## v37
// caesar_cipher
module caesar_cipher (
   input            clk
  ,input            rst_n
  ,input            ptxt_valid  
  ,input            mode  
  ,input            key_shift_dir_1  
  ,input            key_shift_dir_3  
  ,input      [4:0] key_shift_num_1  
  ,input      [4:0] key_shift_num_3  
  ,input      [7:0] ptxt_char
  ,output reg [7:0] ctxt_char
  ,output reg       err_invalid_key_shift_num
  ,output reg       err_invalid_ptxt_char
  ,output reg       ctx_ready
);
  localparam NUL_CHAR = 8'h00;
  localparam UPPERCASE_A_CHAR = 8'h41;
  localparam UPPERCASE_Z_CHAR = 8'h5A;
  localparam LOWERCASE_A_CHAR = 8'h61;
  localparam LOWERCASE_Z_CHAR = 8'h7A;
  wire       ptxt_char_is_uppercase_letter;
  wire       ptxt_char_is_lowercase_letter;
  wire       ptxt_char_is_letter;
  wire	     err_invalid_key_shift_num_wire;
  wire 	     err_invalid_ptxt_char_wire;
  wire  [4:0] key_shift_num_x;  
  reg  [7:0] sub_letter;
  ...
Size: about 10 flip-flops, about 35 I/O pins, roughly 0.016 mm^2 of cells after synthesis.
make LEC_CHECK=0 CAP_MARGIN=25 CELL_PAD_IN_SITES_GLOBAL_PLACEMENT=3 CORE_ASPECT_RATIO=1.14 CORE_MARGIN=3 CORE_UTILIZATION=40 CTS_CLUSTER_DIAMETER=339 GPL_TIMING_DRIVEN=1 MAX_ROUTING_LAYER=met5 PLACE_DENSITY_LB_ADDON=0.1 SLEW_MARGIN=0 finish   # period 9.58 ns
run.sh (not shown) runs the stock make flow with config.mk's settings and CLKGATE_MAP_FILE=.
To summarise v37: no stage aborted, but the layout did not pass its checks, failing on negative setup slack.
The inputs of v7 differ from those of v37 as listed below.
Settings: SLEW_MARGIN now 20, was 0; CTS_CLUSTER_DIAMETER no longer set, was 339; TNS_END_PERCENT now 5, previously not set; CAP_MARGIN now 20, was 25; PLACE_DENSITY_LB_ADDON no longer set, was 0.1; GPL_TIMING_DRIVEN no longer set, was 1; CORE_ASPECT_RATIO no longer set, was 1.14; MAX_ROUTING_LAYER no longer set, was met5; CORE_UTILIZATION now 68, was 40; CELL_PAD_IN_SITES_GLOBAL_PLACEMENT no longer set, was 3; CORE_MARGIN now 2, was 3; the clock period (ns, I/O delays scaled along) now 10.6, was 9.58.
Notes after the runs:
v7 got as far as global routing, where a tool error ended the run.
Compared with v37, v7 shows post-placement cell count that has gone down by more than 10%.
Die extent in y, v37 and v7: smaller value in v7
Diff v37 -> v7: horizontal die dimension moved down; die size shrank by about 40%; synthesized instance count roughly the same; half-perimeter wire length after detailed placement saw a decrease.
From v37 to v7 the numbers moved as follows: worst setup timing slack at the placement stage increased 740 ps, post-CTS setup buffer count moved down, core region area fell about 40%, number of gates resized after CTS shrank by 39%, last weighted congestion value of the routability-driven placer increased 0.10.
### v7 -> v20
Settings: HOLD_SLACK_MARGIN: unset -> -0.07; TNS_END_PERCENT: 5 -> unset; the clock period (ns, I/O delays scaled along): 10.6 -> 10.8.
==> comparison <==
v20 did not finish: a tool error stopped it during global routing. Comparing v7 with v20, the fraction of synthesized cell area in xor and xnor cells came out essentially unchanged. v20: final RePlAce weighted congestion is 3.9% higher than what v7 reported. v20 vs v7 — HPWL after detailed placement dropped slightly. Area fraction in and, or, nand and nor cells after synthesis essentially unchanged between v7 and v20.
The following lists how v2 was set up differently from v20:
Settings: an added CTS_CLUSTER_DIAMETER of 44; an added SETUP_SLACK_MARGIN of -0.91; a deleted HOLD_SLACK_MARGIN that had been -0.07; a change of the clock period (ns, I/O delays scaled along) from 10.8 to 10.4.
Results
- The remaining runs in v20 and v2 completed every stage, whereas v20 halted early.
- Sort v20 and v2 by post-CTS setup repair buffer count asc -> top: v2
- Re area of the core: no difference whatsoever between v20 and v2.
- Relative to v20, minimum setup slack after placement has decreased by 460 ps in v2.
- As far as area fraction in mux cells goes, v2 and v20 are indistinguishable; the numbers are identical.
- Of v20 and v2, v2 shows the higher cell count after placement, with v20 below it.
- From v20 to v2, sequential fraction of the synthesis area did not move at all.
- Against v20, v2 comes in 2.8 mm higher on post-detailed-placement half-perimeter wirelength.
- Against v20, v2 comes in 70 lower on quantity of gates resized following cts.
- v2 -> v20: Yosys chip area delta 0, exact match

* * *

Setup of v5:
Starting RTL as in the previous note.
make LEC_CHECK=0 ABC_AREA=1 CAP_MARGIN=0 CORE_ASPECT_RATIO=1.46 CORE_MARGIN=2 CORE_UTILIZATION=72 CTS_CLUSTER_DIAMETER=374 CTS_CLUSTER_SIZE=95 PLACE_DENSITY=0.38 SLEW_MARGIN=20 TNS_END_PERCENT=10 finish   # period 8.59 ns
v5: it failed during global routing (5_1_grt), and the tool reported GRT-0116.
## Diff of input files: v46 against v5
# v5
export LEC_CHECK = 0
export ABC_AREA = 1
export CAP_MARGIN = 0
export CORE_ASPECT_RATIO = 1.46
export CORE_MARGIN = 2
export CORE_UTILIZATION = 72
export CTS_CLUSTER_DIAMETER = 374
export CTS_CLUSTER_SIZE = 95
export PLACE_DENSITY = 0.38
export SLEW_MARGIN = 20
export TNS_END_PERCENT = 10
create_clock -name core_clock -period 8.59 [get_ports {clk}]
# v46
export LEC_CHECK = 0
export ABC_AREA = 1
export CAP_MARGIN = 20
export CORE_MARGIN = 2
export CORE_UTILIZATION = 72
export CTS_CLUSTER_DIAMETER = 97
export CTS_CLUSTER_SIZE = 35
export PLACE_DENSITY_LB_ADDON = 0.14
export SLEW_MARGIN = 20
create_clock -name core_clock -period 3.91 [get_ports {clk}]
==> results <==
- v46 -> v5: post-synthesis xor/xnor area fraction delta 0, exact match
- No final results exist for v46, since it was stopped by error DPL-0038 during detailed placement (3_5_place_dp).
- Chip area: v46 vs v5 — no meaningful difference
- v46 vs v5, die boundary height went down by about 17%.
Relative to v46, the following input files were edited for v28:
# v46
export LEC_CHECK = 0
export ABC_AREA = 1
export CAP_MARGIN = 20
export CORE_MARGIN = 2
export CORE_UTILIZATION = 72
export CTS_CLUSTER_DIAMETER = 97
export CTS_CLUSTER_SIZE = 35
export PLACE_DENSITY_LB_ADDON = 0.14
export SLEW_MARGIN = 20
create_clock -name core_clock -period 3.91 [get_ports {clk}]
# v28
export LEC_CHECK = 0
export CAP_MARGIN = 20
export CORE_MARGIN = 2
export CORE_UTILIZATION = 68
export SLEW_MARGIN = 20
export TNS_END_PERCENT = 5
create_clock -name core_clock -period 10.7 [get_ports {clk}]
--- outcome ---
- In the metrics for v46 and v28, the one carrying the higher area share of and-or/or-and cells after synthesis is v28.
- Of v28 and v46, it is v28 that has the higher post-synthesis cell type count.
- FAIL v28 @ global routing (5_1_grt): tool exited with error
- In v28 the standard cell core area turned out 18% higher than in v46.
- For die area, dividing the value from v28 by the value from v46 gives 1.19.
- Number of nets in the synthesized netlist, v46 and v28: larger value in v46
- Between v46 and v28, width of the chip increased.
- Synthesized area: v28 higher than v46
- When v28 is measured against v46, its initial core utilization turns out 3.3 points lower.
- Between v46 and v28, the flow reports synthesized chip area reported by yosys increasing by more than 10%.
- Re cell count in the Yosys report: v28 is 8.0% down on v46.
--- input diff v28..v18 ---
# v28
export LEC_CHECK = 0
export CAP_MARGIN = 20
export CORE_MARGIN = 2
export CORE_UTILIZATION = 68
export SLEW_MARGIN = 20
export TNS_END_PERCENT = 5
create_clock -name core_clock -period 10.7 [get_ports {clk}]
# v18
export LEC_CHECK = 0
export CAP_MARGIN = 20
export CORE_MARGIN = 2
export CORE_UTILIZATION = 35
export SLEW_MARGIN = 20
create_clock -name core_clock -period 13.6 [get_ports {clk}]
[summary]
- Every stage of the flow completed for v18, and the final layout passed the timing, DRC and antenna checks.
- In v18, the post-cts gate resize count came out 91 below the value in v28.
- Compared with v28, in v18 worst slack after detailed placement +1010 ps; effective utilization at floorplan now sits lower; y dimension of the die now sits higher; number of buffers added for setup after CTS now sits lower.

* * *

## JK
Starting RTL as in the previous note.
make LEC_CHECK=0 ABC_AREA=1 CAP_MARGIN=15 CELL_PAD_IN_SITES_DETAIL_PLACEMENT=0 CELL_PAD_IN_SITES_GLOBAL_PLACEMENT=1 CORE_ASPECT_RATIO=1.42 CORE_MARGIN=2 CORE_UTILIZATION=24 CTS_CLUSTER_DIAMETER=313 GPL_ROUTABILITY_DRIVEN=1 GPL_TIMING_DRIVEN=0 HOLD_SLACK_MARGIN=0.13 MAX_ROUTING_LAYER=met5 MIN_ROUTING_LAYER=met1 PLACE_DENSITY_LB_ADDON=0.22 SLEW_MARGIN=20 TNS_END_PERCENT=65 finish   # period 7.77 ns
JK: all stages done; final checks FAILED (setup timing).
### JK -> MS
Settings: clearing ABC_AREA, which used to be 1; clearing HOLD_SLACK_MARGIN, which used to be 0.13; swapping 313 for 389 in CTS_CLUSTER_DIAMETER; clearing MAX_ROUTING_LAYER, which used to be met5; swapping 1 for 2 in CELL_PAD_IN_SITES_GLOBAL_PLACEMENT; clearing GPL_ROUTABILITY_DRIVEN, which used to be 1; swapping 0.22 for 0.1 in PLACE_DENSITY_LB_ADDON; swapping 0 for 1 in CELL_PAD_IN_SITES_DETAIL_PLACEMENT; clearing CORE_ASPECT_RATIO, which used to be 1.42; swapping 7.77 for 23.0 in the clock period (ns, I/O delays scaled along).
Results
Per the final summary, MS finished and its layout is clean on timing, DRC and antenna. Lower headroom to the max-slew limit among JK and MS: JK. Final worst setup slack (lower): JK. Status: sequential share of layout area parity (MS, JK). The core of MS is less densely filled than that of JK. Against JK as the reference, MS delivers a higher count of cell types in the netlist. Main kind of combinational logic by area = AND-OR/OR-AND gates: MS; main kind of combinational logic by area = simple AND/OR/NAND/NOR gates: JK.

* * *

## P
Starting RTL as in the previous note.
==> flow/config.mk <==
export PLATFORM = sky130hd
export DESIGN_NAME = caesar_cipher
export DESIGN_NICKNAME = caesar_cipher
export VERILOG_FILES = /design/flow/design.v
export SDC_FILE = /design/flow/constraint.sdc
export NUM_CORES = 4
export LEC_CHECK = 0
export ABC_AREA = 1
export CAP_MARGIN = 40
export CELL_PAD_IN_SITES_DETAIL_PLACEMENT = 0
export CELL_PAD_IN_SITES_GLOBAL_PLACEMENT = 0
export CORE_ASPECT_RATIO = 0.5
export CORE_MARGIN = 5
export CORE_UTILIZATION = 29
export CTS_CLUSTER_DIAMETER = 256
export CTS_CLUSTER_SIZE = 98
export GPL_ROUTABILITY_DRIVEN = 0
export GPL_TIMING_DRIVEN = 1
export MIN_ROUTING_LAYER = met1
export PLACE_DENSITY_LB_ADDON = 0.1
export SLEW_MARGIN = 25
export TNS_END_PERCENT = 15
==> flow/constraint.sdc <==
create_clock -name core_clock -period 23.0 [get_ports {clk}]
set_input_delay 4.6000 -clock core_clock [delete_from_list [all_inputs] [get_ports {clk}]]
set_output_delay 4.6000 -clock core_clock [all_outputs]
set_load 0.01 [all_outputs]
P finished every step from synthesis to the final layout, and the layout passed the timing, DRC and antenna checks.
### P -> Q
- changing CORE_MARGIN from 5 to 2
- changing CTS_CLUSTER_DIAMETER from 256 to 51
- changing CTS_CLUSTER_SIZE from 98 to 77
- changing CAP_MARGIN from 40 to 15
- removing CORE_ASPECT_RATIO (formerly 0.5)
- changing TNS_END_PERCENT from 15 to 65
- changing SLEW_MARGIN from 25 to 20
- changing CORE_UTILIZATION from 29 to 65
- changing PLACE_DENSITY_LB_ADDON from 0.1 to 0.01
- removing GPL_ROUTABILITY_DRIVEN (formerly 0)
- changing the clock period (ns, I/O delays scaled along) from 23.0 to 10.7
Notes after the runs:
- Re wire length of the first global-routing pass: P was higher than Q.
- Compared with P, routed wire length in Q decreased by more than 10%.
- In Q, cell area after placement is lower than in P.
- Q vs. P: hold slack went down by 2460 ps.
- Delta (Q minus P): core utilization climbed 39 points, initial antenna violation count decreased 2, worst setup slack lost 9180 ps, area added between synthesis and finish shows a reduction of 3.1 points.
- Average wire per cell in the routed design: Q vs P down about 1.3%
Input-level comparison between R and Q:
- removing PLACE_DENSITY_LB_ADDON (formerly 0.01)
- removing GPL_TIMING_DRIVEN (formerly 1)
- changing CORE_UTILIZATION from 65 to 40
- removing MIN_ROUTING_LAYER (formerly met1)
- removing ABC_AREA (formerly 1)
- removing CELL_PAD_IN_SITES_GLOBAL_PLACEMENT (formerly 0)
- removing TNS_END_PERCENT (formerly 65)
- removing CTS_CLUSTER_DIAMETER (formerly 51)
- removing CTS_CLUSTER_SIZE (formerly 77)
- removing CELL_PAD_IN_SITES_DETAIL_PLACEMENT (formerly 0)
- changing CAP_MARGIN from 15 to 20
- changing the clock period (ns, I/O delays scaled along) from 10.7 to 14.0
--- outcome ---
- Going from Q to R, slew at the pin closest to its max-slew limit grows by 170 ps.
- Compared with Q, R instantiates a larger number of standard cells.
- In R, share of the final layout cell area in sequential cells is lower than in Q.
- In R relative to Q, via count of the first global-routing pass had gone up by a little under 10%.
- The higher gate count of the mapped netlist of Q and R is in Q.
- On xor-xnor portion of the synthesized cell area: between Q and R, it ends up higher for R.
Input-level comparison between S and R:
- putting CTS_CLUSTER_SIZE at 100 where nothing was set
- putting CELL_PAD_IN_SITES_GLOBAL_PLACEMENT at 3 where nothing was set
- putting GPL_ROUTABILITY_DRIVEN at 0 where nothing was set
- putting TNS_END_PERCENT at 10 where nothing was set
- putting PLACE_DENSITY_LB_ADDON at 0.08 where nothing was set
- swapping 40 for 45 in CORE_UTILIZATION
- putting ABC_AREA at 1 where nothing was set
- putting CTS_CLUSTER_DIAMETER at 295 where nothing was set
Notes after the runs:
- R went all the way through the flow, and no timing, DRC or antenna check failed.
- S: aborted in global placement without I/O (3_1_place_gp_skip_io) (tool error)
- Compared with R, in S width of the die moved down; proportion of synthesized chip area in sequential cells moved up; cell count after synthesis moved up; post-synthesis net count moved up.
- Overall chip area (lower): S
- The lower chip area in the Yosys report came out of S.
- Against R as the reference, S delivers a lower area after synthesis.
--- input diff S..T ---
- an added CELL_PAD_IN_SITES_DETAIL_PLACEMENT of 1
- a change of CTS_CLUSTER_DIAMETER from 295 to 46
- a deleted CELL_PAD_IN_SITES_GLOBAL_PLACEMENT that had been 3
- an added GPL_TIMING_DRIVEN of 0
- a change of SLEW_MARGIN from 20 to 0
- a change of CTS_CLUSTER_SIZE from 100 to 27
- an added MIN_ROUTING_LAYER of met1
- an added MAX_ROUTING_LAYER of met4
- a change of CORE_UTILIZATION from 45 to 68
- a deleted TNS_END_PERCENT that had been 10
- a deleted PLACE_DENSITY_LB_ADDON that had been 0.08
==> comparison <==
Cell total in the yosys stat output: S vs T identical
As of T, die height had fallen by more than 10% compared to S.
[compare] base=S new=T: area after synthesis comparable; starting density of the core increased by 24 points relative to the old numbers; die area shrank by 11000 µm²; sequential element share of the synthesized area saw little to no change.
Status for T and S: no clean run
As the logs show, T stopped at detailed placement (3_5_place_dp) after a tool error, so it never reached the end of the flow.
Count of standard-cell rows, T vs S: down by more than 10%
Note that the core footprint recorded for S amounts to 1.5 times the value seen in T.
Reported for T and S, synthesized net count turned out identical to the last digit.
